$ cat flow/run.sh
#!/bin/bash
# the make line also repeats each setting of config.mk as NAME=value (left out here)
make -C /OpenROAD-flow-scripts/flow DESIGN_CONFIG=/design/flow/config.mk WORK_HOME=/design/flow/orfs CLKGATE_MAP_FILE= finish
$ cat flow/config.mk
export PLATFORM = sky130hd
export DESIGN_NAME = bnn_layer0
export DESIGN_NICKNAME = bnn_layer0
export VERILOG_FILES = /design/flow/design.v
export SDC_FILE = /design/flow/constraint.sdc
export NUM_CORES = 4
export LEC_CHECK = 0
export CAP_MARGIN = 10
export CELL_PAD_IN_SITES_GLOBAL_PLACEMENT = 3
export CORE_ASPECT_RATIO = 0.55
export CORE_MARGIN = 8
export CORE_UTILIZATION = 54
export CTS_CLUSTER_DIAMETER = 198
export CTS_CLUSTER_SIZE = 34
export GPL_TIMING_DRIVEN = 0
export MIN_ROUTING_LAYER = met2
export PLACE_DENSITY_LB_ADDON = 0.15
export SETUP_SLACK_MARGIN = 0.48
export SLEW_MARGIN = 35
export TNS_END_PERCENT = 70
$ cat flow/constraint.sdc
create_clock -name core_clock -period 5.16 [get_ports {clk}]
set_input_delay 1.0320 -clock core_clock [delete_from_list [all_inputs] [get_ports {clk}]]
set_output_delay 1.0320 -clock core_clock [all_outputs]
set_load 0.01 [all_outputs]
$ cat flow/design.v
`timescale 1ns / 1ps
module bnn_core #(
    parameter  STRIDE = 1,
    parameter  IN_CHANNEL = 3,
    parameter  OUT_CHANNEL = 3,
    parameter  WEGT_WIDTH = 3,
    parameter  IN_DATA_WIDTH = 28,
    parameter  IN_DATA_1CH = IN_DATA_WIDTH ** 2,
    parameter  IN_DATA_SIZE = IN_DATA_1CH * IN_CHANNEL,
    parameter  WEGT_1CH = WEGT_WIDTH ** 2,
    parameter  WEGT_SIZE = WEGT_1CH * IN_CHANNEL,
    parameter  WEGTS_SIZE = OUT_CHANNEL * WEGT_SIZE,
    parameter  OUT_DATA_WIDTH = (IN_DATA_WIDTH - WEGT_WIDTH) / STRIDE +1,
    parameter  OUT_DATA_1CH = OUT_DATA_WIDTH ** 2,
    parameter  OUT_DATA_SIZE = OUT_CHANNEL * OUT_DATA_1CH,
    parameter  NUM_BUF = WEGT_WIDTH * IN_CHANNEL,
    parameter CORE_DELAY = 5
)(
	input	wire	                    clk,
	input	wire	                    reset_n,
    input   wire [WEGT_SIZE -1: 0]      i_weight,       
    input   wire [IN_DATA_WIDTH -1:0]   i_data,         
    input   wire                        i_valid,
    input   wire [CORE_DELAY - 1 : 0]   i_calc_valid,
	output  reg                         o_valid,
	output  reg  [OUT_DATA_WIDTH -1: 0] o_result        
    );
reg [1 : 0] core_channel_cnt;
always @(posedge clk or negedge reset_n) begin
    if(!reset_n) begin
        core_channel_cnt <= 0;
    end
    else if(i_valid) begin
        if(core_channel_cnt == 2) begin
            core_channel_cnt <= 0;
        end
        else begin
            core_channel_cnt <= core_channel_cnt + 1;
        end
    end
    else begin
        core_channel_cnt <= 0;
    end
end
integer i, j;
reg [IN_DATA_WIDTH - 1 : 0] r_input_mem_data [NUM_BUF - 1 : 0];
always @(posedge clk or negedge reset_n) begin
	if(!reset_n) begin
		for(i = 0; i < NUM_BUF; i = i + 1) begin
			r_input_mem_data[i] <= {IN_DATA_WIDTH{1'b0}};
		end
	end
	else if(i_valid && core_channel_cnt == 0) begin		 
		for(i = 0; i < IN_CHANNEL; i = i + 1) begin
			r_input_mem_data[i * WEGT_WIDTH] 	    <= r_input_mem_data[i * WEGT_WIDTH + 1];
			r_input_mem_data[i * WEGT_WIDTH + 1] 	<= r_input_mem_data[i * WEGT_WIDTH + 2];
		end
		r_input_mem_data[2] <= i_data;
		r_input_mem_data[5] <= 0;
		r_input_mem_data[8] <= 0;
	end
	else if(i_valid) begin
		r_input_mem_data[core_channel_cnt * WEGT_WIDTH + 2] <= i_data;
	end
end
reg [WEGT_SIZE - 1 : 0] r_weight;
always @(posedge clk or negedge reset_n) begin
    if(!reset_n) begin
        r_weight <= {WEGT_SIZE{1'b0}};
    end
    else if(i_valid) begin
        r_weight <= i_weight;
    end
end
wire [WEGT_SIZE - 1 : 0] sliced_input [OUT_DATA_WIDTH - 1 : 0];
genvar a,b,c;
generate
	for(a = 0; a < OUT_DATA_WIDTH; a = a + 1) begin
		for(b = 0; b < IN_CHANNEL; b = b + 1) begin
			for(c = 0; c < WEGT_WIDTH; c = c + 1) begin
				assign sliced_input[a][(WEGT_SIZE - 1) - b * WEGT_1CH - c * WEGT_WIDTH -: WEGT_WIDTH] 
				= r_input_mem_data[b * WEGT_WIDTH + c][(IN_DATA_WIDTH - 1) - a -: WEGT_WIDTH];
			end
		end
	end
endgenerate
reg [WEGT_SIZE - 1 : 0 ] r_sliced_input [OUT_DATA_WIDTH - 1 : 0];
always @(posedge clk or negedge reset_n) begin
	if(!reset_n) begin
		for(i = 0; i < OUT_DATA_WIDTH; i = i + 1) begin
			r_sliced_input[i] <= {WEGT_SIZE{1'b0}};
		end
	end
	else if(i_calc_valid[1]) begin
		for(i = 0; i < OUT_DATA_WIDTH; i = i + 1) begin
			r_sliced_input[i] <= sliced_input[i];
		end
	end
end
wire [WEGT_SIZE - 1 : 0] xnor_result [OUT_DATA_WIDTH - 1 : 0];
genvar d;
generate
	for(d = 0; d < OUT_DATA_WIDTH; d = d + 1) begin
		assign xnor_result[d] = ~ (r_sliced_input[d] ^ r_weight);
	end
endgenerate
reg [WEGT_SIZE - 1 : 0] r_xnor_result [OUT_DATA_WIDTH - 1 : 0];
always @(posedge clk or negedge reset_n) begin
	if(!reset_n) begin
		for(i = 0; i < OUT_DATA_WIDTH; i = i + 1) begin
			r_xnor_result[i] <= {WEGT_SIZE{1'b0}};
		end
	end
	else if(i_calc_valid[2]) begin
		for(i = 0; i < OUT_DATA_WIDTH; i = i + 1) begin
			r_xnor_result[i] <= xnor_result[i];
		end
	end
end
reg [4 : 0] popcnt_result [OUT_DATA_WIDTH - 1 : 0];
always @(*) begin
	for(i = 0; i < OUT_DATA_WIDTH; i = i + 1) begin
		popcnt_result[i] = 0;
		for(j = 0; j < WEGT_SIZE; j = j + 1) begin
			popcnt_result[i] = popcnt_result[i] + r_xnor_result[i][j];
		end
	end
end
reg [4 : 0] r_popcnt_result [OUT_DATA_WIDTH - 1 : 0];
always @(posedge clk or negedge reset_n) begin
	if(!reset_n) begin
		for(i = 0; i < OUT_DATA_WIDTH; i = i + 1) begin
			r_popcnt_result[i] <= {WEGT_SIZE{1'b0}};
		end
	end
	else if(i_calc_valid[3]) begin
		for(i = 0; i < OUT_DATA_WIDTH; i = i + 1) begin
			r_popcnt_result[i] <= popcnt_result[i];
		end
	end
end
wire [OUT_DATA_WIDTH - 1 : 0] result;
genvar e;
generate
	for(e = 0; e < OUT_DATA_WIDTH; e = e + 1) begin
		assign result[(OUT_DATA_WIDTH - 1) - e] = (r_popcnt_result[e] << 1) > WEGT_SIZE ? 1 : 0;
	end
endgenerate
always @(posedge clk or negedge reset_n) begin
	if(!reset_n) begin
		o_result <= {WEGT_SIZE{1'b0}};
	end
	else if(i_calc_valid[4]) begin
		o_result <= result;
	end
end
always @(posedge clk or negedge reset_n) begin
    if(!reset_n) begin
        o_valid <= 0;
    end
    else begin
        o_valid <= i_calc_valid[4];
    end
end
endmodule
`timescale 1ns / 1ps
module bnn_layer
#(
	parameter CNT_BIT = 31,
	parameter IN_MEM_DWIDTH = 28,
	parameter IN_MEM_AWIDTH = 7,
	parameter IN_MEM_DEPTH  = 84,
	parameter WEGT_MEM_DWIDTH = 27,
	parameter WEGT_MEM_AWIDTH = 2,
	parameter WEGT_MEM_DEPTH  = 3,
	parameter OUT_MEM_DWIDTH = 26,
	parameter OUT_MEM_AWIDTH = 5,
	parameter OUT_MEM_DEPTH  = 78,
    parameter  STRIDE = 1,
    parameter  IN_CHANNEL = 3,
    parameter  OUT_CHANNEL = 3,
    parameter  WEGT_WIDTH = 3,
    parameter  IN_DATA_WIDTH = 28,
    parameter  IN_DATA_1CH = IN_DATA_WIDTH ** 2,
    parameter  IN_DATA_SIZE = IN_DATA_1CH * IN_CHANNEL,  
    parameter  WEGT_1CH = WEGT_WIDTH ** 2,
    parameter  WEGT_SIZE = WEGT_1CH * IN_CHANNEL,
    parameter  WEGTS_SIZE = OUT_CHANNEL * WEGT_SIZE,
    parameter  OUT_DATA_WIDTH = (IN_DATA_WIDTH - WEGT_WIDTH) / STRIDE +1,
    parameter  OUT_DATA_1CH = OUT_DATA_WIDTH ** 2,
    parameter  OUT_DATA_SIZE = OUT_CHANNEL * OUT_DATA_1CH,
    parameter  NUM_BUF = WEGT_WIDTH * IN_CHANNEL,
    parameter  STATE_WIDTH = 3,
    parameter  CORE_DELAY = 5
)
(
    input 				        clk,
    input 				        reset_n,
	input 				        i_run,
	input  [CNT_BIT-1:0]	    i_num_cnt,
	output   			        o_idle,
	output   			        o_read,
	output                      o_write,
	output  			        o_done,
	output[IN_MEM_AWIDTH-1:0] 	addr_input,
	output 				        ce_input,
	output 				        we_input,
	input [IN_MEM_DWIDTH-1:0]   q_input,
	output[IN_MEM_DWIDTH-1:0] 	d_input,
	output[WEGT_MEM_AWIDTH-1:0] addr_weight,
	output 				        ce_weight,
	output 				        we_weight,
	input [WEGT_MEM_DWIDTH-1:0] q_weight,
	output[WEGT_MEM_DWIDTH-1:0] d_weight,
    output[OUT_MEM_AWIDTH-1:0] 	addr_output,
	output 				        ce_output,
	output 				        we_output,
	input [OUT_MEM_DWIDTH-1:0]  q_output,
	output[OUT_MEM_DWIDTH-1:0] 	d_output
    );
localparam S_IDLE	= 2'b00;
localparam S_RUN	= 2'b01;
localparam S_DONE  	= 2'b10;
reg [1:0] c_state_read;  
reg [1:0] n_state_read;  
reg [1:0] c_state_write;  
reg [1:0] n_state_write;  
wire      is_write_start;
wire      calc_valid;
wire      out_channel_end;
wire      wegt_read;
wire      result_valid;
wire	  is_write_done;
wire	  is_read_done;
always @(posedge clk or negedge reset_n) begin
    if(!reset_n) begin
		c_state_read <= S_IDLE;
    end else begin
		c_state_read <= n_state_read;
    end
end
always @(posedge clk or negedge reset_n) begin
    if(!reset_n) begin
		c_state_write <= S_IDLE;
    end else begin
		c_state_write <= n_state_write;
    end
end
always @(*) 
begin
	n_state_read = c_state_read;  
	case(c_state_read)
	S_IDLE	: if(i_run)
				n_state_read = S_RUN;
	S_RUN   : if(is_read_done)
				n_state_read = S_DONE;
	S_DONE	: n_state_read 	 = S_IDLE;
	endcase
end 
always @(*) 
begin
	n_state_write = c_state_write;  
	case(c_state_write)
	S_IDLE	: if(is_write_start)
				n_state_write = S_RUN;
	S_RUN   : if(is_write_done)
				n_state_write = S_DONE;
	S_DONE	: n_state_write   = S_IDLE;
	endcase
end 
assign o_idle 		= (c_state_read == S_IDLE) && (c_state_write == S_IDLE);
assign o_read 		= (c_state_read == S_RUN);
assign o_write 		= (c_state_write == S_RUN);
assign o_done 		= (c_state_write == S_DONE);  
reg [CNT_BIT-1:0] num_cnt;
reg [3:0] o_write_cnt;
always @(posedge clk or negedge reset_n) begin
    if(!reset_n) begin
        num_cnt <= 0;  
    end else if (i_run) begin
        num_cnt <= i_num_cnt;
	end else if (o_done) begin
		num_cnt <= 0;
	end
end
reg [1:0] in_channel_cnt;
always @(posedge clk or negedge reset_n) begin	 
	if(!reset_n) begin
		in_channel_cnt <= 1;
	end
	else if(in_channel_cnt >= 2) begin
		in_channel_cnt <= 0;
	end
	else if(o_read) begin
		in_channel_cnt <= in_channel_cnt + 1;
	end
end
reg [2 : 0] out_channel_cnt;
always @(posedge clk or negedge reset_n) begin
	if(!reset_n) begin
		out_channel_cnt <= 0;
	end
	else if(out_channel_end) begin
		out_channel_cnt <= out_channel_cnt + 1;
	end
	else if(out_channel_cnt == OUT_CHANNEL) begin
		out_channel_cnt <= 0;
	end
end
reg [IN_DATA_WIDTH - 1 : 0] row_cnt;
always @(posedge clk or negedge reset_n) begin	
	if(!reset_n) begin
		row_cnt <= 0;
	end
	else if(row_cnt >= IN_DATA_WIDTH) begin
		row_cnt <= 0;
	end
	else if(o_read && in_channel_cnt == 2) begin
		row_cnt <= row_cnt + 1;
	end
end
reg [CORE_DELAY - 1 : 0] r_calc_valid;
always @(posedge clk or negedge reset_n) begin
	if(!reset_n) begin
		r_calc_valid <= {CORE_DELAY{1'b0}};
	end
	else begin
		r_calc_valid <= {r_calc_valid[CORE_DELAY - 2 : 0],{calc_valid}};
	end
end
reg [CNT_BIT-1:0] addr_cnt_read_input;
reg [CNT_BIT-1:0] addr_cnt_read_weight; 
reg [CNT_BIT-1:0] addr_cnt_write;
assign is_read_done  = o_read  && (out_channel_cnt == OUT_CHANNEL - 1) && out_channel_end ;
assign is_write_done = o_write && (addr_cnt_write == OUT_MEM_DEPTH - 1) && (|r_calc_valid == 0);
assign calc_valid	= o_read && (in_channel_cnt == 0) && (row_cnt > 2);
assign out_channel_end = (addr_cnt_read_input == IN_MEM_DEPTH - 1); 
assign wegt_read    = o_read && (out_channel_cnt > 0) && (in_channel_cnt == 0) &&(row_cnt == 2);
always @(posedge clk or negedge reset_n) begin
    if(!reset_n) begin
        addr_cnt_read_input <= 0;  
    end else if (is_read_done | out_channel_end) begin
        addr_cnt_read_input <= 0; 
    end else if (o_read) begin
        addr_cnt_read_input <= IN_DATA_WIDTH * in_channel_cnt + row_cnt;
	end
end
always @(posedge clk or negedge reset_n) begin
    if(!reset_n) begin
        addr_cnt_read_weight <= 0;  
    end else if (is_read_done) begin
        addr_cnt_read_weight <= 0; 
    end else if (wegt_read) begin
        addr_cnt_read_weight <= addr_cnt_read_weight + 1;
	end
end
always @(posedge clk or negedge reset_n) begin
    if(!reset_n) begin
        addr_cnt_write <= 0;  
    end else if (is_write_done) begin
        addr_cnt_write <= 0; 
    end else if (o_write && result_valid ) begin
        addr_cnt_write <= addr_cnt_write + 1;
	end
end
reg  r_valid;
always @(posedge clk or negedge reset_n) begin
    if(!reset_n) begin
        r_valid <= {IN_MEM_DWIDTH{1'b0}};  
    end else begin
	    r_valid <= o_read;  
    end
end
assign addr_input 	= addr_cnt_read_input;
assign ce_input 	= o_read;
assign we_input 	= 1'b0;  
assign d_input		= {IN_MEM_DWIDTH{1'b0}};  
wire [IN_MEM_DWIDTH - 1 : 0]    input_mem_data;
assign input_mem_data = q_input;
assign addr_weight 	= addr_cnt_read_weight;
assign ce_weight 	= o_read;    
assign we_weight 	= 1'b0;  
assign d_weight		= {IN_MEM_DWIDTH{1'b0}};  
wire [WEGT_MEM_DWIDTH - 1:0] 	weight_mem_data;
assign weight_mem_data = q_weight; 
wire [OUT_MEM_DWIDTH-1:0] w_result;
bnn_core #(
.WEGT_WIDTH     (WEGT_WIDTH),
.IN_DATA_WIDTH  (IN_DATA_WIDTH),
.STRIDE         (STRIDE),
.IN_CHANNEL     (IN_CHANNEL),
.OUT_CHANNEL    (OUT_CHANNEL)
) u_bnn_core (
.clk            (clk),
.reset_n        (reset_n),
.i_weight       (weight_mem_data),
.i_data         (input_mem_data),
.i_valid	    (r_valid),
.i_calc_valid   (r_calc_valid),
.o_valid        (result_valid),
.o_result       (w_result)
);
assign is_write_start = r_calc_valid[4];
assign addr_output 	= addr_cnt_write;
assign ce_output 	= o_write && result_valid;
assign we_output 	= o_write;
assign d_output		= w_result;
endmodule
module bnn_layer0 (
    input  wire        clk,
    input  wire        reset_n,
    input  wire        i_run,
    output wire        o_idle,
    output wire        o_done,
    output wire [6:0]  addr_input,
    output wire        ce_input,
    input  wire [27:0] q_input,
    output wire [1:0]  addr_weight,
    output wire        ce_weight,
    input  wire [26:0] q_weight,
    output wire [6:0]  addr_output,
    output wire        we_output,
    output wire [25:0] d_output
);
wire        w_read, w_write;
wire        w_we_input, w_we_weight, w_ce_output, w_we_output;
wire [27:0] w_d_input;
wire [26:0] w_d_weight;
bnn_layer #(
    .CNT_BIT         (31),
    .IN_MEM_DWIDTH   (28),
    .IN_MEM_AWIDTH   (7),
    .IN_MEM_DEPTH    (84),
    .WEGT_MEM_DWIDTH (27),
    .WEGT_MEM_AWIDTH (2),
    .WEGT_MEM_DEPTH  (3),
    .OUT_MEM_DWIDTH  (26),
    .OUT_MEM_AWIDTH  (7),
    .OUT_MEM_DEPTH   (78),
    .WEGT_WIDTH      (3),
    .IN_DATA_WIDTH   (28),
    .STRIDE          (1),
    .IN_CHANNEL      (3),
    .OUT_CHANNEL     (3)
) u_bnn_layer (
    .clk         (clk),
    .reset_n     (reset_n),
    .i_run       (i_run),
    .i_num_cnt   (31'd84),
    .o_idle      (o_idle),
    .o_read      (w_read),
    .o_write     (w_write),
    .o_done      (o_done),
    .addr_input  (addr_input),
    .ce_input    (ce_input),
    .we_input    (w_we_input),
    .q_input     (q_input),
    .d_input     (w_d_input),
    .addr_weight (addr_weight),
    .ce_weight   (ce_weight),
    .we_weight   (w_we_weight),
    .q_weight    (q_weight),
    .d_weight    (w_d_weight),
    .addr_output (addr_output),
    .ce_output   (w_ce_output),
    .we_output   (w_we_output),
    .q_output    (26'd0),
    .d_output    (d_output)
);
assign we_output = w_ce_output & w_we_output;
endmodule
==> results of run 1 <==
## per-layer routing
layer | overflow | track usage
met1 | - | -
met2 | 0 | 0.608
met3 | 15 | 0.818
met4 | 0 | 0.296
met5 | 4 | 0.583
## repair_timing
action	4_1_cts
gates resized	202
buffers inserted	30
setup endpoints to repair	102
pin swaps	133
==> run summary, run 1 <==
run metrics: Post-Synthesis Mean Instance Area=11.8 µm², core region area=0.144 mm², FP Rows=103, main flop type=sky130_fd_sc_hd__dfrtp_1, yosys xor share=0.0929, clock root buffer master=sky130_fd_sc_hd__clkbuf_16, area fraction in mux cells=0.125, largest area contributor in the synthesized netlist=sky130_fd_sc_hd__dfrtp_1, Placed Instances=8764, most instantiated cells after synthesis=1470 x sky130_fd_sc_hd__dfrtp_1, 942 x sky130_fd_sc_hd__inv_1, 854 x sky130_fd_sc_hd__mux2_2, 808 x sky130_fd_sc_hd__xnor2_1, 539 x sky130_fd_sc_hd__nand2_1, run status=aborted with a tool error, proportion of synthesized flip-flops having asynchronous set or reset=1.00, TritonCTS sink count=1473, area fraction in and, or, nand and nor cells=0.0398, tally of unique sky130hd cells used after synthesis=61, hold buffer count at CTS=0, Stop Error=[ERROR GRT-0116] Global routing finished with congestion. Check the congestion regions in the DRC Viewer., Synth Instances=6621, placer congestion estimate=1.08, ys flops=1473, largest family of logic cells by area=adder cells, Post-DP HPWL=217 mm, post-synth tally of flip-flops with integrated enable=0, Synth Seq Share=0.470, number of buffers added on ports=104, Compound Share, Synth=0.0500, placed cell area=0.0842 mm², die span in x=530 µm, setup slack at placement=-0.195 ns, number of clock buffers inserted by TritonCTS=49, FP Util=0.545, area share, top type=0.469, total die area=0.158 mm², terminating stage of the flow=global routing (5_1_grt), IO Pins=105, library cell with the highest instance count after synthesis=sky130_fd_sc_hd__dfrtp_1, cell area after synthesis=0.0784 mm², CTS Buffer Depth=3, die span in y=299 µm, total number of yosys warnings=7, adder-cell share of the synthesized area=0.160, most area-consuming cells after synthesis=sky130_fd_sc_hd__dfrtp_1 47%, sky130_fd_sc_hd__mux2_2 12%, sky130_fd_sc_hd__fa_1 12%, cell count listed in synth_stat.txt=6621, residual overflow from global routing=19, H-tree depth reported by CTS=2, total track usage=0.611, chip area from the yosys synthesis statistics=0.0784 mm²
==> inputs of run 2 (changes only) <==
CAP_MARGIN = 20   (was 10)
CELL_PAD_IN_SITES_GLOBAL_PLACEMENT = default   (was 3)
CORE_ASPECT_RATIO = default   (was 0.55)
CORE_MARGIN = 2   (was 8)
CORE_UTILIZATION = 9   (was 54)
CTS_CLUSTER_DIAMETER = default   (was 198)
CTS_CLUSTER_SIZE = default   (was 34)
GPL_TIMING_DRIVEN = default   (was 0)
MIN_ROUTING_LAYER = default   (was met2)
PLACE_DENSITY = 0.6   (was default)
PLACE_DENSITY_LB_ADDON = default   (was 0.15)
SETUP_SLACK_MARGIN = default   (was 0.48)
SLEW_MARGIN = 20   (was 35)
TNS_END_PERCENT = default   (was 70)
clock period = 7.41 ns   (was 5.16 ns; I/O delays follow)
==> run summary, run 2 <==
fresh numbers from the pnr run: largest family of logic cells by area=adder cells, source of the worst hold timing path=u_bnn_layer.c_state_read[1]$_DFF_PN0_, wire length the detailed router placed on met1=104 mm, area growth from synthesis to layout=26.6%, ys flops=1473, Filler Cell Count=98600, number of nets with antenna violations after routing=0, cell chain of the critical path=fa_1 -> inv_1 -> fa_1 -> inv_1 -> fa_1 -> inv_1 -> fa_1 -> fa_1 -> fa_1 -> inv_1 -> ha_1 -> a21oi_1 -> fa_1 -> inv_1 -> a21o_1 -> a21oi_1 -> xnor2_1 -> mux2_2, maximum number of pins on one net before global-route repair=203, total die area=0.879 mm², largest driver fanout on the critical path=2, Post-DP HPWL=152 mm, combinational share of power=0.014, worst ir drop on vdd=161 µV, power consumed by sequential cells=8.06 mW, clock latency reported for the late side of the worst-skew pair=0.87 ns, proportion of synthesized flip-flops having asynchronous set or reset=1.00, ratio of routed vias to standard cells=2.53, post-CTS setup buffers=0, depth of the worst register-to-register path=18, Remaining DRCs=0, endpoint with the worst hold slack=u_bnn_layer.c_state_read[0]$_DFF_PN1_, cell leakage power=41.1 nW, Crit path top cell by count=sky130_fd_sc_hd__fa_1, first-pass GRT wire length=334 mm, setup total negative slack=0 ns, Synth Instances=6621, NumNets Final=7445, uppermost metal layer occupied by signal nets=met5, setup repair after global routing missed its margin=no, total number of yosys warnings=7, max incr delay on CP=0.56 ns, most area-consuming cells after synthesis=sky130_fd_sc_hd__dfrtp_1 47%, sky130_fd_sc_hd__mux2_2 12%, sky130_fd_sc_hd__fa_1 12%, worst hold path cell count=1, biggest power consumer among the groups=the clock network, cell count listed in synth_stat.txt=6621, clock tree skew after final layout=0.0585 ns, vias in the first global route=48700, net switching fraction of the power=0.222, Compound Share, Synth=0.0500, die span in x=938 µm, count of tool warnings=74, Critical Path RT=8.15 ns, main flop type=sky130_fd_sc_hd__dfrtp_1, cell area power density=173 mW/mm², clk slew on worst S/H paths=0.06 ns, routed via count=46400, cell area after synthesis=0.0784 mm², CP top delay family=adder cells, area fraction in mux cells=0.125, buffer and inverter count on the worst path=5, Routed wire per std cell=12.3 µm, count of non-filler cells in the finished layout=18300, Worst setup SP type=flip-flop, type of the most critical hold path=flip-flop to flip-flop, type of the worst setup path=flip-flop to flip-flop, post-route worst hold slack=0.428 ns, count of final hold-check violations=0, slew margin rel.=0.245, combined flip-flop and latch cell area=0.0369 mm², setup slack at placement=1.97 ns, die span in y=938 µm, number of clock buffers inserted by TritonCTS=171, library cell with the highest instance count after synthesis=sky130_fd_sc_hd__dfrtp_1, IO Pins=105, DRT iter0 DRCs=3242, post-route worst setup slack=1.96 ns, run status=timing/DRC/antenna clean, placer congestion estimate=0.759, upper clock frequency limit=0.184 GHz, power consumed by combinational cells=242 µW, area fraction in and, or, nand and nor cells=0.0398, number of buffers added on ports=104, register share of total power=0.468, chip area from the yosys synthesis statistics=0.0784 mm², portion of total power attributed to the clock network=0.518, power attributed to the clock group=8.91 mW, clock tree from TritonCTS=built, total of endpoints with negative setup slack in the final report=0, CTS Buffer Depth=4, number of max-slew violations in the final report=0, core region area=0.868 mm², Worst Max-Slew Pin Slew=1.13 ns, shortest clock period the worst path allows after layout=5.45 ns, PnR Total Power=17.2 mW, most instantiated cells after synthesis=1470 x sky130_fd_sc_hd__dfrtp_1, 942 x sky130_fd_sc_hd__inv_1, 854 x sky130_fd_sc_hd__mux2_2, 808 x sky130_fd_sc_hd__xnor2_1, 539 x sky130_fd_sc_hd__nand2_1, FP Rows=342, critical path endpoint=u_bnn_layer.u_bnn_core.r_popcnt_result[7][4]$_DFFE_PN0P_, Worst R2R Setup Slack=1.96 ns, total track usage=0.0509, switching pwr=3.82 mW, instance count on the critical path=18, count of instances resized after the clock tree is built=0, Comb area=0.0368 mm², share of the cycle needed by the critical path after routing=0.735, adder-cell share of the synthesized area=0.160, wire length on met3=15.0 mm, tally of unique sky130hd cells used after synthesis=61, Synth Seq Share=0.470, antenna violations before repair=49, internal cell power=13.4 mW, endpoint arrival time on the critical path=6.19 ns, Placed Instances=18000, yosys xor share=0.0929, TritonCTS sink count=1473, MaxCap Viol Count=0, clock root buffer master=sky130_fd_sc_hd__clkbuf_16, startpoint of the worst-slack reg-to-reg timing path=u_bnn_layer.u_bnn_core.r_xnor_result[7][17]$_DFFE_PN0P_, Post-Synthesis Mean Instance Area=11.8 µm², H-tree depth reported by CTS=4, hold buffer count at CTS=0, kind of end point of the critical path=flip-flop, Worst Setup SP=u_bnn_layer.u_bnn_core.r_xnor_result[7][17]$_DFFE_PN0P_, Worst R2R End=u_bnn_layer.u_bnn_core.r_popcnt_result[7][4]$_DFFE_PN0P_, FP Util=0.0904, area share, top type=0.469, cell with the biggest individual delay on the critical path=sky130_fd_sc_hd__fa_1, Total Routed Length=226 mm, post-synth tally of flip-flops with integrated enable=0, residual overflow from global routing=0, router iterations before antenna repair=7, wire length on met2=101 mm, largest area contributor in the synthesized netlist=sky130_fd_sc_hd__dfrtp_1
-- run 2: per-layer routing --
layer,GRT usage,vias up
met1,0.0693,24000
met5,0,-
met2,0.0799,964
met4,0.0130,8
met3,0.0129,350
li1,-,21200
-- run 2: layout make-up --
| cell class | count | area share |
|---|---|---|
| Timing Repair Buffer | 171 | 0.0177 |
| Antenna cell | 16 | 0.000403 |
| Clock buffer | 243 | 0.0502 |
| Tap cell | 11500 | 0.145 |
| Sequential cell | 1473 | 0.372 |
| Clock inverter | 65 | 0.00879 |
| Multi-Input combinational cell | 3906 | 0.370 |
| Inverter | 942 | 0.0356 |
-- run 2: through the flow --
| step | util | area (µm²) |
|---|---|---|
| 6_report | 0.114 | 99300 |
| 5_1_grt | 0.114 | 99300 |
| 4_1_cts | 0.114 | 99300 |
| 3_5_place_dp | 0.108 | 93400 |
| 3_3_place_gp | 0.108 | 93400 |
| 2_1_floorplan | - | 78500 |
==> inputs of run 3 (changes only) <==
CAP_MARGIN = 35   (was 20)
CORE_UTILIZATION = 72   (was 9)
CTS_CLUSTER_DIAMETER = 97   (was default)
CTS_CLUSTER_SIZE = 20   (was default)
PLACE_DENSITY = 0.41   (was 0.6)
SETUP_SLACK_MARGIN = 0.65   (was default)
SLEW_MARGIN = 5   (was 20)
clock period = 4.66 ns   (was 7.41 ns; I/O delays follow)
==> run summary, run 3 <==
fresh numbers from the pnr run: run status=complete, but fails checks, list of failed layout checks=setup timing, setup slack at placement=-0.457 ns, die span in x=334 µm, TritonCTS sink count=1473, library cell with the highest instance count after synthesis=sky130_fd_sc_hd__dfrtp_1, internal cell power=16.3 mW, setup repair after global routing missed its margin=yes, Compound Share, Synth=0.0500, Routed wire per std cell=22.7 µm, worst ir drop on vdd=341 µV, ratio of routed vias to standard cells=5.77, total die area=0.112 mm², type of the worst setup path=flip-flop to flip-flop, count of final hold-check violations=0, router iterations before antenna repair=7, Total Routed Length=185 mm, kind of end point of the critical path=flip-flop, FP Rows=121, cell chain of the critical path=fa_1 -> inv_1 -> fa_1 -> inv_1 -> fa_1 -> inv_1 -> fa_1 -> fa_1 -> fa_1 -> inv_1 -> ha_1 -> a21o_1 -> fa_2 -> a21o_1 -> a21oi_2 -> xnor2_1 -> mux2_2, Post-Synthesis Mean Instance Area=11.8 µm², IO Pins=105, core region area=0.108 mm², DRT iter0 DRCs=3589, CP top delay family=adder cells, depth of the worst register-to-register path=17, portion of total power attributed to the clock network=0.369, total number of yosys warnings=7, clock tree from TritonCTS=built, count of tool warnings=72, antenna violations before repair=2, area growth from synthesis to layout=9.30%, total track usage=0.342, number of buffers added on ports=104, share of the cycle needed by the critical path after routing=1.10, FP Util=0.724, post-route design area=0.0857 mm², upper clock frequency limit=0.195 GHz, die span in y=334 µm, MaxCap Viol Count=0, number of max-slew violations in the final report=0, placed cell area=0.0820 mm², type of the most critical hold path=input port to asynchronous set/reset pin, startpoint of the worst-slack reg-to-reg timing path=u_bnn_layer.u_bnn_core.r_xnor_result[18][17]$_DFFE_PN0P_, cell area after synthesis=0.0784 mm², net switching fraction of the power=0.217, Synth Instances=6621, NumNets Final=7504, Post-DP HPWL=122 mm, instance count on the critical path=17, H-tree depth reported by CTS=3, first-pass GRT wire length=290 mm, clk slew on worst S/H paths=0.08 ns, largest area contributor in the synthesized netlist=sky130_fd_sc_hd__dfrtp_1, placer congestion estimate=0.846, ys flops=1473, Remaining DRCs=0, proportion of synthesized flip-flops having asynchronous set or reset=1.00, Worst R2R Setup Slack=-0.47 ns, adder-cell share of the synthesized area=0.160, most instantiated cells after synthesis=1470 x sky130_fd_sc_hd__dfrtp_1, 942 x sky130_fd_sc_hd__inv_1, 854 x sky130_fd_sc_hd__mux2_2, 808 x sky130_fd_sc_hd__xnor2_1, 539 x sky130_fd_sc_hd__nand2_1, residual overflow from global routing=0, area share, top type=0.469, power consumed by sequential cells=12.8 mW, yosys xor share=0.0929, largest family of logic cells by area=adder cells, most area-consuming cells after synthesis=sky130_fd_sc_hd__dfrtp_1 47%, sky130_fd_sc_hd__mux2_2 12%, sky130_fd_sc_hd__fa_1 12%, clock latency reported for the late side of the worst-skew pair=0.69 ns, post-route worst setup slack=-0.471 ns, chip area from the yosys synthesis statistics=0.0784 mm², clock root buffer master=sky130_fd_sc_hd__clkbuf_16, Worst Max-Slew Pin Slew=1.00 ns, switching pwr=4.54 mW, post-route core utilization=0.791, cell leakage power=40.2 nW, buffer and inverter count on the worst path=4, tally of unique sky130hd cells used after synthesis=61, combinational share of power=0.018, register share of total power=0.613, maximum number of pins on one net before global-route repair=203, total of endpoints with negative setup slack in the final report=89, area fraction in and, or, nand and nor cells=0.0398, slew margin rel.=0.330, biggest power consumer among the groups=registers, number of clock buffers inserted by TritonCTS=83, main flop type=sky130_fd_sc_hd__dfrtp_1, Worst Setup SP=u_bnn_layer.u_bnn_core.r_xnor_result[18][17]$_DFFE_PN0P_, cell with the biggest individual delay on the critical path=sky130_fd_sc_hd__fa_1, power consumed by combinational cells=379 µW, Crit path top cell by count=sky130_fd_sc_hd__fa_1, shortest clock period the worst path allows after layout=5.13 ns, cell count listed in synth_stat.txt=6621, CTS Buffer Depth=3, largest driver fanout on the critical path=2, max incr delay on CP=0.53 ns, cell area power density=244 mW/mm², clock tree skew after final layout=0.0152 ns, area fraction in mux cells=0.125, post-synth tally of flip-flops with integrated enable=0, Worst R2R End=u_bnn_layer.u_bnn_core.r_popcnt_result[18][4]$_DFFE_PN0P_, vias in the first global route=49800, power attributed to the clock group=7.70 mW, critical path endpoint=u_bnn_layer.u_bnn_core.r_popcnt_result[18][4]$_DFFE_PN0P_, post-route worst hold slack=0.178 ns, Worst setup SP type=flip-flop, hold buffer count at CTS=0, endpoint arrival time on the critical path=5.71 ns, Synth Seq Share=0.470, number of nets with antenna violations after routing=0, Critical Path RT=5.24 ns, routed via count=47200
run 3: final cells by class:
cell class | count | area [µm²]
Clock buffer | 114 | 2320
Antenna cell | 1 | 2.50
Inverter | 942 | 3540
Multi-Input combinational cell | 3906 | 37800
Fill cell | 6750 | 22700
Tap cell | 1414 | 1770
Clock inverter | 1 | 8.76
Sequential cell | 1473 | 36900
Timing Repair Buffer | 318 | 3380
run 3: metrics by stage:
step / setup TNS [ns] / std cells / total power [mW]
finish: -19.91 / 8169 / 20.9
global route: -33.31 / 8168 / 21.5
CTS: -17.62 / 8149 / 21.0
detailed placement: -16.33 / 8001 / 13.4
global placement: -11.12 / 7992 / 13.4
floorplan: -5.01 / 6643 / 13.1
run 3: routing by layer:
metal	GRT usage	share of wire
met5	0	0.000070
met4	0.0989	0.033
met3	0.0408	0.050
met2	0.560	0.49
met1	0.491	0.43
run 3: what timing repair did:
item	CTS	global route
buffers inserted	33	16
endpoints found under the setup margin	104	104
pin swaps	37	57
resized	98	112
==> inputs of run 4 (changes only) <==
CELL_PAD_IN_SITES_GLOBAL_PLACEMENT = 2   (was default)
CORE_UTILIZATION = 34   (was 72)
CTS_CLUSTER_DIAMETER = 319   (was 97)
CTS_CLUSTER_SIZE = default   (was 20)
HOLD_SLACK_MARGIN = -0.02   (was default)
MIN_ROUTING_LAYER = met1   (was default)
PLACE_DENSITY = default   (was 0.41)
PLACE_DENSITY_LB_ADDON = 0.11   (was default)
SETUP_SLACK_MARGIN = default   (was 0.65)
SLEW_MARGIN = 20   (was 5)
clock period = 6.11 ns   (was 4.66 ns; I/O delays follow)
==> run summary, run 4 <==
fresh numbers from the pnr run: die span in x=484 µm, residual overflow from global routing=0, clk slew on worst S/H paths=0.06 ns, number of max-slew violations in the final report=0, proportion of synthesized flip-flops having asynchronous set or reset=1.00, Post-Synthesis Mean Instance Area=11.8 µm², Routed wire per std cell=22.8 µm, buffer and inverter count on the worst path=5, cell chain of the critical path=fa_1 -> inv_1 -> fa_1 -> inv_1 -> fa_1 -> inv_1 -> fa_1 -> fa_1 -> fa_1 -> inv_1 -> ha_1 -> a21oi_1 -> fa_1 -> inv_1 -> a21o_1 -> a21oi_1 -> xnor2_1 -> mux2_2, core region area=0.230 mm², Compound Share, Synth=0.0500, Worst Setup SP=u_bnn_layer.u_bnn_core.r_xnor_result[7][17]$_DFFE_PN0P_, chip area from the yosys synthesis statistics=0.0784 mm², Total Routed Length=226 mm, placer congestion estimate=0.769, MaxCap Viol Count=0, router iterations before antenna repair=5, vias in the first global route=49100, clock tree skew after final layout=0.0342 ns, number of buffers added on ports=104, Worst Max-Slew Pin Slew=1.06 ns, Synth Instances=6621, routed via count=45600, clock latency reported for the late side of the worst-skew pair=0.83 ns, critical path endpoint=u_bnn_layer.u_bnn_core.r_popcnt_result[7][4]$_DFFE_PN0P_, CP top delay family=adder cells, maximum number of pins on one net before global-route repair=206, main flop type=sky130_fd_sc_hd__dfrtp_1, ys flops=1473, power attributed to the clock group=10.9 mW, share of the cycle needed by the critical path after routing=0.881, count of non-filler cells in the finished layout=9885, upper clock frequency limit=0.186 GHz, setup total negative slack=0 ns, kind of end point of the critical path=flip-flop, IO Pins=105, number of clock buffers inserted by TritonCTS=183, antenna violations before repair=9, run status=timing/DRC/antenna clean, setup repair after global routing missed its margin=no, cell count listed in synth_stat.txt=6621, first-pass GRT wire length=340 mm, PnR Total Power=21.0 mW, clock tree from TritonCTS=built, cell leakage power=41.4 nW, biggest power consumer among the groups=the clock network, Synth Seq Share=0.470, tally of unique sky130hd cells used after synthesis=61, hold buffer count at CTS=0, setup slack at placement=0.683 ns, slew margin rel.=0.291, ratio of routed vias to standard cells=4.61, cell with the biggest individual delay on the critical path=sky130_fd_sc_hd__fa_1, largest area contributor in the synthesized netlist=sky130_fd_sc_hd__dfrtp_1, total track usage=0.196, FP Rows=176, power consumed by combinational cells=302 µW, largest driver fanout on the critical path=2, startpoint of the worst-slack reg-to-reg timing path=u_bnn_layer.u_bnn_core.r_xnor_result[7][17]$_DFFE_PN0P_, Placed Instances=9547, combinational share of power=0.014, DRT iter0 DRCs=2461, die span in y=484 µm, cell area after synthesis=0.0784 mm², TritonCTS sink count=1473, Worst R2R Setup Slack=0.72 ns, adder-cell share of the synthesized area=0.160, count of instances resized after the clock tree is built=0, shortest clock period the worst path allows after layout=5.39 ns, internal cell power=16.3 mW, instance count on the critical path=18, type of the worst setup path=flip-flop to flip-flop, most area-consuming cells after synthesis=sky130_fd_sc_hd__dfrtp_1 47%, sky130_fd_sc_hd__mux2_2 12%, sky130_fd_sc_hd__fa_1 12%, area growth from synthesis to layout=13.8%, H-tree depth reported by CTS=4, post-route worst setup slack=0.725 ns, most instantiated cells after synthesis=1470 x sky130_fd_sc_hd__dfrtp_1, 942 x sky130_fd_sc_hd__inv_1, 854 x sky130_fd_sc_hd__mux2_2, 808 x sky130_fd_sc_hd__xnor2_1, 539 x sky130_fd_sc_hd__nand2_1, NumNets Final=7487, Worst R2R End=u_bnn_layer.u_bnn_core.r_popcnt_result[7][4]$_DFFE_PN0P_, count of final hold-check violations=0, Remaining DRCs=0, switching pwr=4.68 mW, post-CTS setup buffers=0, yosys xor share=0.0929, Crit path top cell by count=sky130_fd_sc_hd__fa_1, endpoint arrival time on the critical path=6.08 ns, clock root buffer master=sky130_fd_sc_hd__clkbuf_16, portion of total power attributed to the clock network=0.520, net switching fraction of the power=0.223, FP Util=0.341, largest family of logic cells by area=adder cells, worst ir drop on vdd=258 µV, total of endpoints with negative setup slack in the final report=0, register share of total power=0.466, cell area power density=235 mW/mm², total die area=0.235 mm², Post-DP HPWL=149 mm, number of nets with antenna violations after routing=0, CTS Buffer Depth=3, power consumed by sequential cells=9.78 mW, post-synth tally of flip-flops with integrated enable=0, area fraction in mux cells=0.125, total number of yosys warnings=7, Worst setup SP type=flip-flop, depth of the worst register-to-register path=18, max incr delay on CP=0.54 ns, library cell with the highest instance count after synthesis=sky130_fd_sc_hd__dfrtp_1, type of the most critical hold path=input port to asynchronous set/reset pin, Critical Path RT=6.80 ns, area share, top type=0.469, count of tool warnings=74, area fraction in and, or, nand and nor cells=0.0398
run 4: metrics by stage:
stage | hold slack (ns) | cell area (µm²) | util
after global placement | 0.417 | 82900 | 0.361
after global routing | 0.383 | 89300 | 0.389
after floorplan | 0.352 | 78500 | -
final | 0.375 | 89300 | 0.389
after detailed placement | 0.429 | 83200 | 0.362
after CTS | 0.359 | 89200 | 0.389
run 4: per-layer routing:
layer,share of wire,GRT usage,vias to the layer above
li1,-,-,21300
met4,0.020,0.0440,0
met1,0.50,0.288,23500
met2,0.45,0.307,516
met3,0.028,0.0257,251
met5,0,0,-
run 4: layout make-up:
cell class	count	area, µm²
sequential	1473	36900
timing repair buffer	201	2220
inverter	942	3540
multi-input combinational	3906	36800
clock buffer	284	5530
tap	3026	3790
clock inverter	49	483
antenna	4	10.0
fill	22200	140000
==> inputs of run 5 (changes only) <==
CAP_MARGIN = 20   (was 35)
CELL_PAD_IN_SITES_GLOBAL_PLACEMENT = 0   (was 2)
CORE_ASPECT_RATIO = 0.95   (was default)
CORE_UTILIZATION = 72   (was 34)
CTS_CLUSTER_DIAMETER = 96   (was 319)
CTS_CLUSTER_SIZE = 13   (was default)
HOLD_SLACK_MARGIN = default   (was -0.02)
MIN_ROUTING_LAYER = default   (was met1)
PLACE_DENSITY_LB_ADDON = 0.2   (was 0.11)
SETUP_SLACK_MARGIN = -0.34   (was default)
TNS_END_PERCENT = 75   (was default)
clock period = 3.44 ns   (was 6.11 ns; I/O delays follow)
==> run summary, run 5 <==
fresh numbers from the pnr run: Total Routed Length=194 mm, Post-DP HPWL=123 mm, H-tree depth reported by CTS=4, share of the cycle needed by the critical path after routing=1.50, largest area contributor in the synthesized netlist=sky130_fd_sc_hd__dfrtp_1, Filler Cell Count=6084, vias in the first global route=52500, Compound Share, Synth=0.0500, power attributed to the clock group=13.5 mW, number of nets with antenna violations after routing=0, post-route worst hold slack=0.436 ns, register share of total power=0.554, power consumed by sequential cells=17.4 mW, die span in y=326 µm, max incr delay on CP=0.61 ns, portion of total power attributed to the clock network=0.430, clock tree from TritonCTS=built, post-route core utilization=0.808, cell leakage power=41.3 nW, Worst setup SP type=flip-flop, most area-consuming cells after synthesis=sky130_fd_sc_hd__dfrtp_1 47%, sky130_fd_sc_hd__mux2_2 12%, sky130_fd_sc_hd__fa_1 12%, number of clock buffers inserted by TritonCTS=131, list of failed layout checks=setup timing, area share, top type=0.469, switching pwr=6.83 mW, cell area power density=357 mW/mm², run status=complete, but fails checks, antenna violations before repair=1, maximum number of pins on one net before global-route repair=124, tally of unique sky130hd cells used after synthesis=61, total number of yosys warnings=7, clock tree skew after final layout=0.0224 ns, total of endpoints with negative setup slack in the final report=104, upper clock frequency limit=0.194 GHz, count of tool warnings=52, first-pass GRT wire length=303 mm, cell area after synthesis=0.0784 mm², worst hold path cell count=1, largest family of logic cells by area=adder cells, total die area=0.112 mm², die span in x=343 µm, chip area from the yosys synthesis statistics=0.0784 mm², Routed wire per std cell=23.2 µm, area fraction in and, or, nand and nor cells=0.0398, setup repair after global routing missed its margin=yes, Worst Setup SP=u_bnn_layer.u_bnn_core.r_xnor_result[14][1]$_DFFE_PN0P_, Crit path top cell by count=sky130_fd_sc_hd__fa_1, router iterations before antenna repair=6, type of the worst setup path=flip-flop to flip-flop, most instantiated cells after synthesis=1470 x sky130_fd_sc_hd__dfrtp_1, 942 x sky130_fd_sc_hd__inv_1, 854 x sky130_fd_sc_hd__mux2_2, 808 x sky130_fd_sc_hd__xnor2_1, 539 x sky130_fd_sc_hd__nand2_1, Synth Seq Share=0.470, slew margin rel.=0.282, Worst Max-Slew Pin Slew=1.08 ns, Post-Synthesis Mean Instance Area=11.8 µm², Critical Path RT=4.09 ns, cell chain of the critical path=inv_1 -> fa_1 -> fa_2 -> fa_1 -> fa_1 -> fa_1 -> fa_1 -> inv_1 -> ha_1 -> a21o_1 -> fa_2 -> a21o_1 -> a21oi_2 -> xnor2_1 -> mux2_2, NumNets Final=7649, main flop type=sky130_fd_sc_hd__dfrtp_1, IO Pins=105, endpoint arrival time on the critical path=5.81 ns, largest driver fanout on the critical path=2, DRT iter0 DRCs=3845, placer congestion estimate=0.865, Synth Instances=6621, startpoint of the worst-slack reg-to-reg timing path=u_bnn_layer.u_bnn_core.r_xnor_result[14][1]$_DFFE_PN0P_, biggest power consumer among the groups=registers, endpoint with the worst hold slack=u_bnn_layer.c_state_read[0]$_DFF_PN1_, antenna fix cells=0, ratio of routed vias to standard cells=5.89, post-route worst setup slack=-1.72 ns, clk slew on worst S/H paths=0.07 ns, power consumed by combinational cells=516 µW, instance count on the critical path=15, number of max-slew violations in the final report=0, cell count listed in synth_stat.txt=6621, FP Util=0.723, post-synth tally of flip-flops with integrated enable=0, residual overflow from global routing=0, proportion of synthesized flip-flops having asynchronous set or reset=1.00, Worst R2R Setup Slack=-1.72 ns, number of buffers added on ports=104, buffer and inverter count on the worst path=2, combinational share of power=0.016, worst ir drop on vdd=444 µV, total track usage=0.358, core region area=0.109 mm², cell with the biggest individual delay on the critical path=sky130_fd_sc_hd__fa_2, FP Rows=118, internal cell power=24.5 mW, area fraction in mux cells=0.125, count of final hold-check violations=0, clock latency reported for the late side of the worst-skew pair=0.77 ns, MaxCap Viol Count=0, net switching fraction of the power=0.218, depth of the worst register-to-register path=15, TritonCTS sink count=1473, CP top delay family=adder cells, setup total negative slack=-143.78 ns, kind of end point of the critical path=flip-flop, shortest clock period the worst path allows after layout=5.16 ns, clock root buffer master=sky130_fd_sc_hd__clkbuf_16, adder-cell share of the synthesized area=0.160, ys flops=1473, Remaining DRCs=0, routed via count=49100, area growth from synthesis to layout=11.8%, CTS Buffer Depth=3, type of the most critical hold path=flip-flop to flip-flop, Worst R2R End=u_bnn_layer.u_bnn_core.r_popcnt_result[14][4]$_DFFE_PN0P_, yosys xor share=0.0929, critical path endpoint=u_bnn_layer.u_bnn_core.r_popcnt_result[14][4]$_DFFE_PN0P_, source of the worst hold timing path=u_bnn_layer.c_state_read[1]$_DFF_PN0_, library cell with the highest instance count after synthesis=sky130_fd_sc_hd__dfrtp_1
==> run 5: layout make-up <==
cell class	count	area (µm²)	share of cell area
Clock buffer	161	3450	0.0394
Clock inverter	13	139	0.00158
Inverter	942	3540	0.0403
Multi-Input combinational cell	3906	37900	0.432
Sequential cell	1473	37000	0.421
Tap cell	1440	1800	0.0205
Timing Repair Buffer	415	3970	0.0452
==> run 5: stage by stage <==
step / worst slack, ns / total power [mW] / cells / cell area [µm²]
2_1_floorplan: -1.49 / 17.7 / 6643 / 78700
3_3_place_gp: -1.61 / 18.2 / 8153 / 82900
3_5_place_dp: -1.68 / 18.2 / 8153 / 82900
4_1_cts: -1.70 / 31.5 / 8348 / 87200
5_1_grt: -1.87 / 32.2 / 8350 / 87700
6_report: -1.72 / 31.3 / 8350 / 87700
==> run 5: layer usage <==
layer / vias up / routed length, µm / global-route usage
met2: 1583 / 93900 / 0.573
met1: 25600 / 78400 / 0.490
met5: - / 12 / 0
met4: 2 / 8860 / 0.152
li1: 21400 / - / -
met3: 507 / 12700 / 0.0598
==> run 5: repair_timing <==
item / CTS / global route
hold buffers: 1 / 0
endpoints found under the hold margin: 41 / 0
pin swaps: 51 / 65
setup endpoints to repair: 104 / 104
buffers inserted: 28 / 20
gates resized: 117 / 117
==> inputs of run 6 (changes only) <==
CELL_PAD_IN_SITES_GLOBAL_PLACEMENT = default   (was 0)
CORE_ASPECT_RATIO = default   (was 0.95)
CORE_UTILIZATION = 44   (was 72)
CTS_CLUSTER_DIAMETER = default   (was 96)
CTS_CLUSTER_SIZE = default   (was 13)
PLACE_DENSITY = 0.6   (was default)
PLACE_DENSITY_LB_ADDON = default   (was 0.2)
SETUP_SLACK_MARGIN = default   (was -0.34)
TNS_END_PERCENT = default   (was 75)
clock period = 3.05 ns   (was 3.44 ns; I/O delays follow)
==> run summary, run 6 <==
fresh numbers from the pnr run: FP Util=0.444, number of clock buffers inserted by TritonCTS=166, total of endpoints with negative setup slack in the final report=104, number of nets with antenna violations after routing=0, number of max-slew violations in the final report=0, shortest clock period the worst path allows after layout=5.09 ns, most instantiated cells after synthesis=1470 x sky130_fd_sc_hd__dfrtp_1, 942 x sky130_fd_sc_hd__inv_1, 854 x sky130_fd_sc_hd__mux2_2, 808 x sky130_fd_sc_hd__xnor2_1, 539 x sky130_fd_sc_hd__nand2_1, count of final hold-check violations=0, internal cell power=32.1 mW, buffer and inverter count on the worst path=4, die span in x=426 µm, Worst R2R End=u_bnn_layer.u_bnn_core.r_popcnt_result[17][4]$_DFFE_PN0P_, cell chain of the critical path=fa_1 -> inv_1 -> fa_1 -> inv_2 -> fa_1 -> inv_1 -> fa_1 -> fa_1 -> fa_1 -> inv_1 -> ha_1 -> a21o_1 -> fa_2 -> a21o_1 -> a21oi_2 -> xnor2_1 -> mux2_4, upper clock frequency limit=0.196 GHz, cell with the biggest individual delay on the critical path=sky130_fd_sc_hd__fa_1, total number of yosys warnings=7, adder-cell share of the synthesized area=0.160, router iterations before antenna repair=5, yosys xor share=0.0929, chip area from the yosys synthesis statistics=0.0784 mm², antenna violations before repair=3, cell leakage power=42.8 nW, cell area after synthesis=0.0784 mm², portion of total power attributed to the clock network=0.510, startpoint of the worst-slack reg-to-reg timing path=u_bnn_layer.u_bnn_core.r_xnor_result[17][17]$_DFFE_PN0P_, switching pwr=9.05 mW, Worst Max-Slew Pin Slew=1.12 ns, critical path endpoint=u_bnn_layer.u_bnn_core.r_popcnt_result[17][4]$_DFFE_PN0P_, clock latency reported for the late side of the worst-skew pair=0.82 ns, largest driver fanout on the critical path=2, type of the most critical hold path=input port to asynchronous set/reset pin, Compound Share, Synth=0.0500, CTS Buffer Depth=3, worst ir drop on vdd=476 µV, power consumed by combinational cells=612 µW, power attributed to the clock group=21.0 mW, instance count on the critical path=17, DRT iter0 DRCs=3053, IO Pins=105, post-synth tally of flip-flops with integrated enable=0, clock root buffer master=sky130_fd_sc_hd__clkbuf_16, type of the worst setup path=flip-flop to flip-flop, NumNets Final=7748, most area-consuming cells after synthesis=sky130_fd_sc_hd__dfrtp_1 47%, sky130_fd_sc_hd__mux2_2 12%, sky130_fd_sc_hd__fa_1 12%, vias in the first global route=50800, proportion of synthesized flip-flops having asynchronous set or reset=1.00, clk slew on worst S/H paths=0.06 ns, cell area power density=450 mW/mm², placer congestion estimate=0.840, ys flops=1473, library cell with the highest instance count after synthesis=sky130_fd_sc_hd__dfrtp_1, tally of unique sky130hd cells used after synthesis=61, setup total negative slack=-180.34 ns, endpoint arrival time on the critical path=5.78 ns, depth of the worst register-to-register path=17, Synth Instances=6621, die span in y=426 µm, area growth from synthesis to layout=16.6%, run status=complete, but fails checks, Routed wire per std cell=21.7 µm, Worst setup SP type=flip-flop, maximum number of pins on one net before global-route repair=133, TritonCTS sink count=1473, cell count listed in synth_stat.txt=6621, largest family of logic cells by area=adder cells, setup slack at placement=-2.04 ns, net switching fraction of the power=0.220, power consumed by sequential cells=19.6 mW, count of tool warnings=52, slew margin rel.=0.250, Critical Path RT=3.74 ns, area fraction in and, or, nand and nor cells=0.0398, H-tree depth reported by CTS=4, biggest power consumer among the groups=the clock network, total die area=0.182 mm², clock tree from TritonCTS=built, residual overflow from global routing=0, Placed Instances=9115, register share of total power=0.475, Crit path top cell by count=sky130_fd_sc_hd__fa_1, Post-Synthesis Mean Instance Area=11.8 µm², kind of end point of the critical path=flip-flop, number of buffers added on ports=104, largest area contributor in the synthesized netlist=sky130_fd_sc_hd__dfrtp_1, Total Routed Length=205 mm, list of failed layout checks=setup timing, area share, top type=0.469, setup repair after global routing missed its margin=yes, clock tree skew after final layout=0.0268 ns, routed via count=47700, FP Rows=154, Worst Setup SP=u_bnn_layer.u_bnn_core.r_xnor_result[17][17]$_DFFE_PN0P_, MaxCap Viol Count=0, count of non-filler cells in the finished layout=9452, Remaining DRCs=0, max incr delay on CP=0.53 ns, main flop type=sky130_fd_sc_hd__dfrtp_1, CP top delay family=adder cells, share of the cycle needed by the critical path after routing=1.67, core region area=0.177 mm², post-route worst setup slack=-2.04 ns, Worst R2R Setup Slack=-2.04 ns, total track usage=0.232, first-pass GRT wire length=318 mm, combinational share of power=0.015, Post-DP HPWL=138 mm, Synth Seq Share=0.470, ratio of routed vias to standard cells=5.05, area fraction in mux cells=0.125
[run 6: per-layer routing]
metal | vias to the layer above | share of wire | track usage
met5 | - | 0 | 0
met4 | 0 | 0.022 | 0.0560
met3 | 248 | 0.045 | 0.0356
met2 | 850 | 0.47 | 0.374
met1 | 24900 | 0.46 | 0.330
li1 | 21700 | - | -
[run 6: final cells by class]
class                   count  area [µm²]
clock inverters            64         811
clock buffers             247        4960
flip-flops and latches   1473       36900
inverters                 942        3540
well taps                2340        2930
multi-input cells        3906       37700
diodes                      1        2.50
repair buffers            479        4590
fillers                 15300       85300
[run 6: through the flow]
step | total power [mW] | instance area, µm² | hold slack (ns) | utilization
3_3_place_gp | 20.6 | 84600 | 0.418 | 0.479
6_report | 41.2 | 91400 | 0.346 | 0.517
4_1_cts | 41.7 | 90900 | 0.313 | 0.514
3_5_place_dp | 20.6 | 84600 | 0.426 | 0.479
2_1_floorplan | 20.0 | 78700 | 0.314 | -
5_1_grt | 42.6 | 91400 | 0.330 | 0.517
[run 6: timing repair]
action / in CTS / in global routing
gates cloned: 0 / 0
endpoints found under the setup margin: 104 / 104
hold endpoints to repair: 14 / 0
gates resized: 57 / 128
pin swaps: 25 / 54
hold buffers: 1 / 0
setup buffers: 26 / 17
==> inputs of run 7 (changes only) <==
CELL_PAD_IN_SITES_GLOBAL_PLACEMENT = 0   (was default)
CORE_ASPECT_RATIO = 0.55   (was default)
CORE_UTILIZATION = 67   (was 44)
CTS_CLUSTER_DIAMETER = 191   (was default)
CTS_CLUSTER_SIZE = 13   (was default)
PLACE_DENSITY = default   (was 0.6)
SETUP_SLACK_MARGIN = 1.35   (was default)
TNS_END_PERCENT = 20   (was default)
clock period = 5.12 ns   (was 3.05 ns; I/O delays follow)
==> run summary, run 7 <==
fresh numbers from the pnr run: routed via count=47300, buffer and inverter count on the worst path=4, vias in the first global route=48500, Compound Share, Synth=0.0500, internal cell power=16.6 mW, MaxCap Viol Count=0, Post-DP HPWL=132 mm, Remaining DRCs=0, proportion of synthesized flip-flops having asynchronous set or reset=1.00, setup repair after global routing missed its margin=yes, setup total negative slack=-0.0569 ns, setup slack at placement=-0.0747 ns, cell area after synthesis=0.0784 mm², clk slew on worst S/H paths=0.07 ns, Placed Instances=8061, cell leakage power=40.1 nW, Total Routed Length=201 mm, Crit path top cell by count=sky130_fd_sc_hd__fa_1, total track usage=0.346, maximum number of pins on one net before global-route repair=212, die span in x=465 µm, startpoint of the worst-slack reg-to-reg timing path=u_bnn_layer.u_bnn_core.r_xnor_result[21][17]$_DFFE_PN0P_, largest area contributor in the synthesized netlist=sky130_fd_sc_hd__dfrtp_1, area fraction in mux cells=0.125, most instantiated cells after synthesis=1470 x sky130_fd_sc_hd__dfrtp_1, 942 x sky130_fd_sc_hd__inv_1, 854 x sky130_fd_sc_hd__mux2_2, 808 x sky130_fd_sc_hd__xnor2_1, 539 x sky130_fd_sc_hd__nand2_1, CP top delay family=adder cells, Routed wire per std cell=24.3 µm, Worst setup SP type=flip-flop, FP Rows=93, slew margin rel.=0.261, portion of total power attributed to the clock network=0.434, number of max-slew violations in the final report=0, IO Pins=105, critical path endpoint=u_bnn_layer.u_bnn_core.r_popcnt_result[21][4]$_DFFE_PN0P_, cell with the biggest individual delay on the critical path=sky130_fd_sc_hd__fa_2, adder-cell share of the synthesized area=0.160, total number of yosys warnings=7, biggest power consumer among the groups=registers, kind of end point of the critical path=flip-flop, chip area from the yosys synthesis statistics=0.0784 mm², max incr delay on CP=0.57 ns, Filler Cell Count=8018, instance count on the critical path=17, cell count listed in synth_stat.txt=6621, tally of unique sky130hd cells used after synthesis=61, depth of the worst register-to-register path=17, core region area=0.117 mm², clock latency reported for the late side of the worst-skew pair=0.76 ns, count of non-filler cells in the finished layout=8257, net switching fraction of the power=0.218, Worst R2R Setup Slack=-0.02 ns, placer congestion estimate=0.867, shortest clock period the worst path allows after layout=5.14 ns, post-route worst setup slack=-0.0223 ns, DRT iter0 DRCs=4547, ys flops=1473, endpoint arrival time on the critical path=5.78 ns, post-synth tally of flip-flops with integrated enable=0, total die area=0.120 mm², NumNets Final=7431, library cell with the highest instance count after synthesis=sky130_fd_sc_hd__dfrtp_1, power attributed to the clock group=9.19 mW, Worst R2R End=u_bnn_layer.u_bnn_core.r_popcnt_result[21][4]$_DFFE_PN0P_, CTS Buffer Depth=3, number of nets with antenna violations after routing=0, area growth from synthesis to layout=9.32%, worst ir drop on vdd=362 µV, residual overflow from global routing=0, register share of total power=0.550, area share, top type=0.469, count of tool warnings=75, number of clock buffers inserted by TritonCTS=131, area fraction in and, or, nand and nor cells=0.0398, most area-consuming cells after synthesis=sky130_fd_sc_hd__dfrtp_1 47%, sky130_fd_sc_hd__mux2_2 12%, sky130_fd_sc_hd__fa_1 12%, Critical Path RT=5.76 ns, TritonCTS sink count=1473, type of the worst setup path=flip-flop to flip-flop, list of failed layout checks=setup timing, power consumed by combinational cells=345 µW, Synth Seq Share=0.470, post-route core utilization=0.735, run status=complete, but fails checks, die span in y=258 µm, FP Util=0.673, combined flip-flop and latch cell area=0.0369 mm², clock root buffer master=sky130_fd_sc_hd__clkbuf_16, largest family of logic cells by area=adder cells, clock tree from TritonCTS=built, switching pwr=4.63 mW, router iterations before antenna repair=5, post-route worst hold slack=0.264 ns, hold buffer count at CTS=0, cell chain of the critical path=fa_1 -> inv_1 -> fa_1 -> inv_1 -> fa_1 -> inv_2 -> fa_2 -> fa_1 -> fa_1 -> inv_1 -> ha_1 -> a21o_1 -> fa_2 -> a21o_1 -> a21oi_2 -> xnor2_1 -> mux2_4, largest driver fanout on the critical path=2, Worst Max-Slew Pin Slew=1.11 ns, combinational share of power=0.016, count of final hold-check violations=0, first-pass GRT wire length=306 mm, Comb area=0.0376 mm², total of endpoints with negative setup slack in the final report=3, clock tree skew after final layout=0.0186 ns, ratio of routed vias to standard cells=5.73, share of the cycle needed by the critical path after routing=1.00, power consumed by sequential cells=11.7 mW, Worst Setup SP=u_bnn_layer.u_bnn_core.r_xnor_result[21][17]$_DFFE_PN0P_, number of buffers added on ports=104, cell area power density=247 mW/mm², H-tree depth reported by CTS=4, Synth Instances=6621, type of the most critical hold path=input port to asynchronous set/reset pin, upper clock frequency limit=0.194 GHz, yosys xor share=0.0929, antenna violations before repair=7, main flop type=sky130_fd_sc_hd__dfrtp_1, Post-Synthesis Mean Instance Area=11.8 µm²
run 7: metal layers:
metal | vias to the layer above | global-route usage | wire (µm)
met1 | 24400 | 0.559 | 95600
met4 | 0 | 0.0826 | 4050
li1 | 21000 | - | -
met5 | - | 0 | 0
met2 | 1628 | 0.448 | 79200
met3 | 234 | 0.112 | 21800
run 7: final cells by class:
cell class / count / area share
antenna: 4 / 0.000117
clock inverter: 4 / 0.000438
multi-input combinational: 3906 / 0.438
clock buffer: 164 / 0.0417
timing repair buffer: 197 / 0.0243
inverter: 942 / 0.0412
sequential: 1473 / 0.431
tap: 1567 / 0.0229
run 7: what timing repair did:
| action | CTS | global route |
|---|---|---|
| hold endpoints to repair | 0 | 0 |
| cloned | 0 | 0 |
| endpoints found under the setup margin | 104 | 104 |
| buffers inserted | 14 | 10 |
| gates resized | 126 | 70 |
| pin swaps | 193 | 159 |
run 7: stage by stage:
step                area (µm²)  total power [mW]
floorplan                78600              11.9
detailed placement       81200              12.2
global route             85700              21.8
finish                   85700              21.2
global placement         81200              12.2
CTS                      85400              21.3
==> inputs of run 8 (changes only) <==
ABC_AREA = 1   (was default)
CELL_PAD_IN_SITES_GLOBAL_PLACEMENT = default   (was 0)
CORE_ASPECT_RATIO = default   (was 0.55)
CORE_UTILIZATION = 72   (was 67)
CTS_CLUSTER_DIAMETER = 350   (was 191)
PLACE_DENSITY_LB_ADDON = 0.2   (was default)
SETUP_SLACK_MARGIN = 0.76   (was 1.35)
TNS_END_PERCENT = default   (was 20)
clock period = 4.33 ns   (was 5.12 ns; I/O delays follow)
==> run summary, run 8 <==
fresh numbers from the pnr run: number of clock buffers inserted by TritonCTS=131, cell count listed in synth_stat.txt=9114, main flop type=sky130_fd_sc_hd__dfrtp_1, IO Pins=105, total number of yosys warnings=7, cell area after synthesis=0.0798 mm², die span in y=337 µm, number of buffers added on ports=104, buffer and inverter count on the worst path=4, library cell with the highest instance count after synthesis=sky130_fd_sc_hd__nand2_1, core region area=0.110 mm², CP top delay family=adder cells, adder-cell share of the synthesized area=0.157, Synth Instances=9114, vias in the first global route=64600, ratio of routed vias to standard cells=6.20, largest driver fanout on the critical path=2, yosys xor share=0.0166, power attributed to the clock group=11.0 mW, area growth from synthesis to layout=9.39%, Worst Max-Slew Pin Slew=1.29 ns, count of tool warnings=67, residual overflow from global routing=0, slew margin rel.=0.139, cell with the biggest individual delay on the critical path=sky130_fd_sc_hd__fa_1, Routed wire per std cell=24.1 µm, startpoint of the worst-slack reg-to-reg timing path=u_bnn_layer.u_bnn_core.r_xnor_result[14][17]$_DFFE_PN0P_, die span in x=337 µm, list of failed layout checks=setup timing, first-pass GRT wire length=386 mm, ys flops=1473, clock latency reported for the late side of the worst-skew pair=0.76 ns, routed via count=66100, DRT iter0 DRCs=8985, antenna violations before repair=9, Worst setup SP type=flip-flop, type of the most critical hold path=input port to asynchronous set/reset pin, most area-consuming cells after synthesis=sky130_fd_sc_hd__dfrtp_1 46%, sky130_fd_sc_hd__fa_1 12%, sky130_fd_sc_hd__nand2_1 10%, area fraction in mux cells=0, largest family of logic cells by area=simple AND/OR/NAND/NOR gates, FP Util=0.724, Remaining DRCs=0, area fraction in and, or, nand and nor cells=0.165, TritonCTS sink count=1473, number of nets with antenna violations after routing=0, Worst R2R End=u_bnn_layer.u_bnn_core.r_popcnt_result[14][4]$_DFFE_PN0P_, upper clock frequency limit=0.197 GHz, NumNets Final=9910, clock root buffer master=sky130_fd_sc_hd__clkbuf_16, Filler Cell Count=7201, post-synth tally of flip-flops with integrated enable=0, cell area power density=711 mW/mm², CTS Buffer Depth=3, shortest clock period the worst path allows after layout=5.09 ns, post-route design area=0.0873 mm², register share of total power=0.268, max incr delay on CP=0.54 ns, largest area contributor in the synthesized netlist=sky130_fd_sc_hd__dfrtp_1, Critical Path RT=4.92 ns, critical path endpoint=u_bnn_layer.u_bnn_core.r_popcnt_result[14][4]$_DFFE_PN0P_, net switching fraction of the power=0.408, power consumed by combinational cells=34.5 mW, chip area from the yosys synthesis statistics=0.0798 mm², depth of the worst register-to-register path=18, number of max-slew violations in the final report=0, Worst Setup SP=u_bnn_layer.u_bnn_core.r_xnor_result[14][17]$_DFFE_PN0P_, H-tree depth reported by CTS=4, type of the worst setup path=flip-flop to flip-flop, share of the cycle needed by the critical path after routing=1.17, Compound Share, Synth=0.104, internal cell power=36.8 mW, instance count on the critical path=18, portion of total power attributed to the clock network=0.177, maximum number of pins on one net before global-route repair=174, most instantiated cells after synthesis=2213 x sky130_fd_sc_hd__nand2_1, 1470 x sky130_fd_sc_hd__dfrtp_1, 1429 x sky130_fd_sc_hd__inv_1, 868 x sky130_fd_sc_hd__nor2_1, 656 x sky130_fd_sc_hd__a31oi_1, area share, top type=0.461, MaxCap Viol Count=0, run status=complete, but fails checks, biggest power consumer among the groups=combinational cells, Post-DP HPWL=162 mm, placed cell area=0.0825 mm², total of endpoints with negative setup slack in the final report=104, post-route worst setup slack=-0.757 ns, clock tree from TritonCTS=built, power consumed by sequential cells=16.6 mW, Crit path top cell by count=sky130_fd_sc_hd__fa_1, endpoint arrival time on the critical path=5.68 ns, Placed Instances=10400, cell chain of the critical path=fa_1 -> inv_1 -> fa_1 -> inv_1 -> fa_1 -> inv_1 -> fa_1 -> fa_1 -> fa_1 -> inv_1 -> ha_1 -> a21o_1 -> fa_2 -> a21oi_2 -> nor2_1 -> nor2_1 -> xor2_1 -> o21ai_1, kind of end point of the critical path=flip-flop, total track usage=0.462, count of final hold-check violations=0, Synth Seq Share=0.462, count of non-filler cells in the finished layout=10700, Post-Synthesis Mean Instance Area=8.75 µm², router iterations before antenna repair=6, combinational share of power=0.555, total die area=0.113 mm², cell leakage power=43.4 nW, clk slew on worst S/H paths=0.06 ns, clock tree skew after final layout=0.0178 ns, proportion of synthesized flip-flops having asynchronous set or reset=1.00, setup repair after global routing missed its margin=yes, placer congestion estimate=0.964, FP Rows=122, worst ir drop on vdd=695 µV, Total Routed Length=257 mm, switching pwr=25.3 mW, Worst R2R Setup Slack=-0.76 ns, tally of unique sky130hd cells used after synthesis=38
## run 8: final cells by class
| cell class | instances | area, µm² | area share |
|---|---|---|---|
| multi-input cells | 5755 | 36100 | 0.414 |
| clock inverters | 3 | 28.8 | 0.000330 |
| inverters | 1445 | 5440 | 0.0624 |
| well taps | 1488 | 1860 | 0.0213 |
| diodes | 10 | 25.0 | 0.000287 |
| repair buffers | 324 | 3300 | 0.0378 |
| clock buffers | 164 | 3610 | 0.0414 |
| flip-flops and latches | 1473 | 36900 | 0.423 |
## run 8: what timing repair did
item,CTS,global route
pin swaps,61,82
buffers inserted,14,21
setup endpoints to repair,104,104
gates resized,107,124
hold buffers,0,0
## run 8: per-layer routing
| metal | share of wire | GRT usage |
|---|---|---|
| met1 | 0.36 | 0.605 |
| met2 | 0.43 | 0.669 |
| met3 | 0.14 | 0.156 |
| met4 | 0.078 | 0.290 |
| met5 | 0.00029 | 0 |
## run 8: metrics by stage
stage	setup TNS [ns]	utilization	hold slack (ns)	power, mW	worst slack (ns)
finish	-45.80	0.792	0.0263	62.1	-0.757
global route	-59.90	0.792	0.0425	66.6	-0.924
CTS	-40.57	0.786	0.0284	58.1	-0.714
detailed placement	-38.50	0.749	0.430	44.8	-0.752
global placement	-30.41	0.749	0.425	43.1	-0.663
floorplan	-17.07	-	0.349	36.9	-0.461
No activity file was given, so power comes from the tool's default toggle rates.
